Setup of run 1:
Design FFT_TOB, start of the top module:
module FFT_TOB  # ( parameter   DEPTH_BUTTER_ONE    = 8    ,
                                DEPTH_BUTTER_TWO    = 4    ,
                                DEPTH_BUTTER_THREE  = 2    ,
                                DEPTH_BTTER_FOUR    = 1    ,  
                                WIDTH               = 16   ,
                                STAGES              = 6    ,
                                FIXED_POINT         = 11   )
( 
input     wire    signed      [WIDTH-1:0]     Input_re          ,
input     wire    signed      [WIDTH-1:0]     Input_Im          ,
input     wire                                cordic_Valid      ,
input     wire                                clk               ,
input     wire                                rst               ,
output    wire    signed      [WIDTH-1:0]     Output_FFT_Re     ,
output    wire    signed      [WIDTH-1:0]     Output_FFT_Im     ,
output    wire                                Data_Valid    
);
wire   [STAGES-1:0]   control_output        ;
wire                  multiplier_enable     ;
wire                  mux_selection         ;
wire     [WIDTH-1:0]  output_re_stage_one   ;
wire     [WIDTH-1:0]  output_im_stage_one   ;
wire     [WIDTH-1:0]  output_re_stage_two   ;
wire     [WIDTH-1:0]  output_im_stage_two   ;
wire     [WIDTH-1:0]  output_re_stage_three ;
wire     [WIDTH-1:0]  output_im_stage_three ;
wire     [WIDTH-1:0]  output_re_swap_one    ;
  ...
==> flow/config.mk <==
export PLATFORM = sky130hd
export DESIGN_NAME = FFT_TOB
export DESIGN_NICKNAME = FFT_TOB
export VERILOG_FILES = /design/flow/design.v
export SDC_FILE = /design/flow/constraint.sdc
export NUM_CORES = 4
export LEC_CHECK = 0
export ABC_AREA = 1
export CAP_MARGIN = 20
export CORE_ASPECT_RATIO = 0.5
export CORE_MARGIN = 2
export CORE_UTILIZATION = 72
export CTS_CLUSTER_DIAMETER = 339
export CTS_CLUSTER_SIZE = 100
export PLACE_DENSITY = 0.39
export SETUP_SLACK_MARGIN = 3.66
export SLEW_MARGIN = 20
==> flow/constraint.sdc <==
create_clock -name core_clock -period 12.3 [get_ports {clk}]
set_input_delay 2.4600 -clock core_clock [delete_from_list [all_inputs] [get_ports {clk}]]
set_output_delay 2.4600 -clock core_clock [all_outputs]
set_load 0.01 [all_outputs]
run.sh (not shown) runs the stock make flow with config.mk's settings and CLKGATE_MAP_FILE=.
Run 1 never completed; the flow aborted with a tool error in 5_1_grt.
Input changes introduced in run 2 (baseline for comparison: run 1):
# run 1
export LEC_CHECK = 0
export ABC_AREA = 1
export CAP_MARGIN = 20
export CORE_ASPECT_RATIO = 0.5
export CORE_MARGIN = 2
export CORE_UTILIZATION = 72
export CTS_CLUSTER_DIAMETER = 339
export CTS_CLUSTER_SIZE = 100
export PLACE_DENSITY = 0.39
export SETUP_SLACK_MARGIN = 3.66
export SLEW_MARGIN = 20
create_clock -name core_clock -period 12.3 [get_ports {clk}]
# run 2
export LEC_CHECK = 0
export CAP_MARGIN = 20
export CORE_MARGIN = 2
export CORE_UTILIZATION = 40
export SLEW_MARGIN = 20
create_clock -name core_clock -period 26.6 [get_ports {clk}]
[summary]
- Run 2 | status: complete | timing, DRC, antenna: pass
- Instance count of the mapped netlist went down by more than 10% going from run 1 to run 2.
- | xor and xnor fraction of the mapped netlist area | lower: run 1 |
- Compared with run 1, in run 2 post-synthesis adder-cell area fraction went up by 0.27 points; count of standard-cell rows up about 90%; overall die height +87%; die area moved up.
- The overall die width in run 2 was lower than what run 1 gave.
- Of run 2 and run 1, the run reporting the lower part of the Yosys area used for sequential elements was run 1.
- Sort run 2 and run 1 by post-cts sizing count asc -> top: run 2
- Run 2 vs. run 1: number of unique standard cell types used by synthesis rose about 80%, CTS sink count level.
#### Input delta (run 3 over run 2)
# run 2
export LEC_CHECK = 0
export CAP_MARGIN = 20
export CORE_MARGIN = 2
export CORE_UTILIZATION = 40
export SLEW_MARGIN = 20
create_clock -name core_clock -period 26.6 [get_ports {clk}]
# run 3
export LEC_CHECK = 0
export ABC_AREA = 1
export CAP_MARGIN = 10
export CORE_MARGIN = 2
export CORE_UTILIZATION = 72
export CTS_CLUSTER_DIAMETER = 329
export CTS_CLUSTER_SIZE = 98
export SETUP_SLACK_MARGIN = 0.59
export SLEW_MARGIN = 20
create_clock -name core_clock -period 15.1 [get_ports {clk}]
Notes after the runs:
Run 3 did not run to completion, as it errored out during 5_1_grt.
Re maximum level of the CTS H-tree: run 3 and run 2 aren't equal, and the higher value belongs to run 2.
Compared to run 2, run 3 was floorplanned on a smaller die.
NOTE: Yosys chip area in run 3 exceeds that of run 2
Re total number of clock tree sinks: no difference whatsoever between run 3 and run 2.
Of run 3 and run 2, run 2 shows the higher number of buffers added by the clock tree synthesis step, with run 3 below it.
diff inputs: run 3 => run 4
# run 3
export LEC_CHECK = 0
export ABC_AREA = 1
export CAP_MARGIN = 10
export CORE_MARGIN = 2
export CORE_UTILIZATION = 72
export CTS_CLUSTER_DIAMETER = 329
export CTS_CLUSTER_SIZE = 98
export SETUP_SLACK_MARGIN = 0.59
export SLEW_MARGIN = 20
create_clock -name core_clock -period 15.1 [get_ports {clk}]
# run 4
export LEC_CHECK = 0
export CAP_MARGIN = 20
export CORE_MARGIN = 2
export CORE_UTILIZATION = 65
export CTS_CLUSTER_SIZE = 43
export SETUP_SLACK_MARGIN = -0.95
export SLEW_MARGIN = 20
export TNS_END_PERCENT = 5
create_clock -name core_clock -period 15.8 [get_ports {clk}]
==> results <==
Every stage of run 4 finished as expected; the final checks, on the other hand, flagged negative setup slack, which means the layout fails.
Run 4 vs. run 3: area fraction in and, or, nand and nor cells went down; post-detailed-placement half-perimeter wirelength went down; I/O pin total did not really move; netlist area before placement went down.
Portion of netlist area occupied by mux cells: run 3 and run 4 compared, higher one is run 4
Placed cell area for run 4 is lower than for run 3.
The number of buffers created by CTS reported for run 4 is greater than that of run 3 by 44.
Compared with run 3, run 4 shows a pre-placement core utilization that is 7.2 points lower.
In run 4, the synthesized chip area reported by yosys came out 0.78% below the value in run 3.
--- input diff run 4..run 5 ---
# run 4
export LEC_CHECK = 0
export CAP_MARGIN = 20
export CORE_MARGIN = 2
export CORE_UTILIZATION = 65
export CTS_CLUSTER_SIZE = 43
export SETUP_SLACK_MARGIN = -0.95
export SLEW_MARGIN = 20
export TNS_END_PERCENT = 5
create_clock -name core_clock -period 15.8 [get_ports {clk}]
# run 5
export LEC_CHECK = 0
export CAP_MARGIN = 20
export CORE_MARGIN = 2
export CORE_UTILIZATION = 64
export SLEW_MARGIN = 20
create_clock -name core_clock -period 40.4 [get_ports {clk}]
Notes after the runs:
- Apart from run 4, each of run 5 and run 4 ends the flow with a layout that passes the timing, DRC and antenna checks.
- Diff run 4..run 5 | chip area estimate from yosys synthesis | unchanged
- Taking run 4 as the reference, in run 5 post-CTS setup-driven buffer insertion count saw a decrease, core utilization shrank by 15 points, final hold slack went down by 0.020 ns, detailed-route vias per instance now sits at about the same level.
- Relative to run 4, the count of inserted antenna diode cells of run 5 is higher by 2.
- Compared with run 4, run 5 shows final cell count without fillers that has gone down by more than 10%.
- Share of the clock period used by the worst path after layout delta for run 5 relative to run 4: 52 points lower

---

== nickel ==
Starting RTL as in the previous note.
Settings: LEC_CHECK=0, ABC_AREA=0, CAP_MARGIN=0, CORE_ASPECT_RATIO=1.05, CORE_MARGIN=2, CORE_UTILIZATION=72, CTS_CLUSTER_DIAMETER=27, CTS_CLUSTER_SIZE=72, GPL_ROUTABILITY_DRIVEN=1, HOLD_SLACK_MARGIN=0.28, MIN_ROUTING_LAYER=met1, PLACE_DENSITY_LB_ADDON=0.0, SETUP_SLACK_MARGIN=4.67, SLEW_MARGIN=25, TNS_END_PERCENT=30; clock period 15.8 ns.
nickel got as far as global routing, where a tool error ended the run.
Modified inputs, violet compared to nickel
- clearing ABC_AREA, which used to be 0
- clearing CTS_CLUSTER_SIZE, which used to be 72
- clearing MIN_ROUTING_LAYER, which used to be met1
- clearing HOLD_SLACK_MARGIN, which used to be 0.28
- clearing CORE_ASPECT_RATIO, which used to be 1.05
- clearing CTS_CLUSTER_DIAMETER, which used to be 27
- swapping 25 for 20 in SLEW_MARGIN
- swapping 0 for 20 in CAP_MARGIN
- clearing SETUP_SLACK_MARGIN, which used to be 4.67
- swapping 72 for 33 in CORE_UTILIZATION
- clearing TNS_END_PERCENT, which used to be 30
- clearing GPL_ROUTABILITY_DRIVEN, which used to be 1
- clearing PLACE_DENSITY_LB_ADDON, which used to be 0.0
- swapping 15.8 for 26.6 in the clock period (ns, I/O delays scaled along)
### Flow results
violet ran to completion and came out clean on the timing, DRC and antenna checks. Taking nickel as 1.0, violet lands at 0.51 on number of CTS-inserted buffers. Total number of placement rows went up by more than a quarter going from nickel to violet. Against nickel as the reference, violet delivers a lower post-CTS resize count. There was hardly any difference in area after synthesis between violet and nickel. In the reports for violet and nickel, the smaller weighted congestion at the end of routability-driven global placement belongs to violet. Diff nickel -> violet | horizontal die dimension | increase of 140 microns. Taking nickel as 1.0, violet lands at 1.4 on vertical die size. Looking at count of H-tree levels built during CTS, violet sits 1 below nickel. Diff nickel..violet | and-or/or-and share of the synthesized area | unchanged.
Setup changes, violet to pepper
- a change of CORE_UTILIZATION from 33 to 66
- a change of the clock period (ns, I/O delays scaled along) from 26.6 to 22.2
Findings:
The layout from pepper, despite a flow that completed every stage, fails the layout checks, with the failing checks listed as negative setup slack.
On total stage count of the critical path: pepper sits above violet.
Number of antenna violations at the first check in global routing for pepper is higher than for violet.
Diff pepper and violet: non-clock buffer count higher in pepper
Looking at number of clock buffers in the layout across pepper and violet, the one that comes out lower is pepper.
The met2 global-route usage in pepper was higher than what violet gave.
Edits applied to the flow inputs when going from pepper to juniper:
- CORE_UTILIZATION: 66 -> 72
- CTS_CLUSTER_DIAMETER: unset -> 339
- CTS_CLUSTER_SIZE: unset -> 100
- PLACE_DENSITY: unset -> 0.39
- SETUP_SLACK_MARGIN: unset -> 3.66
- the clock period (ns, I/O delays scaled along): 22.2 -> 12.3
## What came out
juniper did not finish; the tool stopped in global routing with error GRT-0232.
Compared with pepper, juniper shows a total CTS buffers that is 44 lower.
Height of the chip in juniper vs pepper: down 4.2%
Count of cells resized by post-cts repair: juniper < pepper
juniper vs pepper on HPWL reported at the end of detailed placement: juniper is the higher one.
Compound-cell area share of the yosys netlist essentially unchanged between pepper and juniper.
Inputs modified between juniper and willow:
- TNS_END_PERCENT: unset -> 55
- CELL_PAD_IN_SITES_GLOBAL_PLACEMENT: unset -> 2
- SETUP_SLACK_MARGIN: 3.66 -> unset
- CTS_CLUSTER_SIZE: 100 -> unset
- CORE_UTILIZATION: 72 -> 40
- CTS_CLUSTER_DIAMETER: 339 -> unset
- PLACE_DENSITY: 0.39 -> unset
- the clock period (ns, I/O delays scaled along): 12.3 -> 27.0
Results
- Going from juniper to willow, area of the die now sits higher; minimum setup slack after placement up 7360 ps; total clock buffers created by CTS increased 49.
- Higher number of standard-cell rows in the floorplan goes to willow over juniper.
- Summary: area inside the core boundary, willow worse than juniper
- willow finished end to end and its layout was clean on timing, DRC and antenna.
- Looking at willow and juniper, the total of flip-flops plus latches after synthesis is a wash.
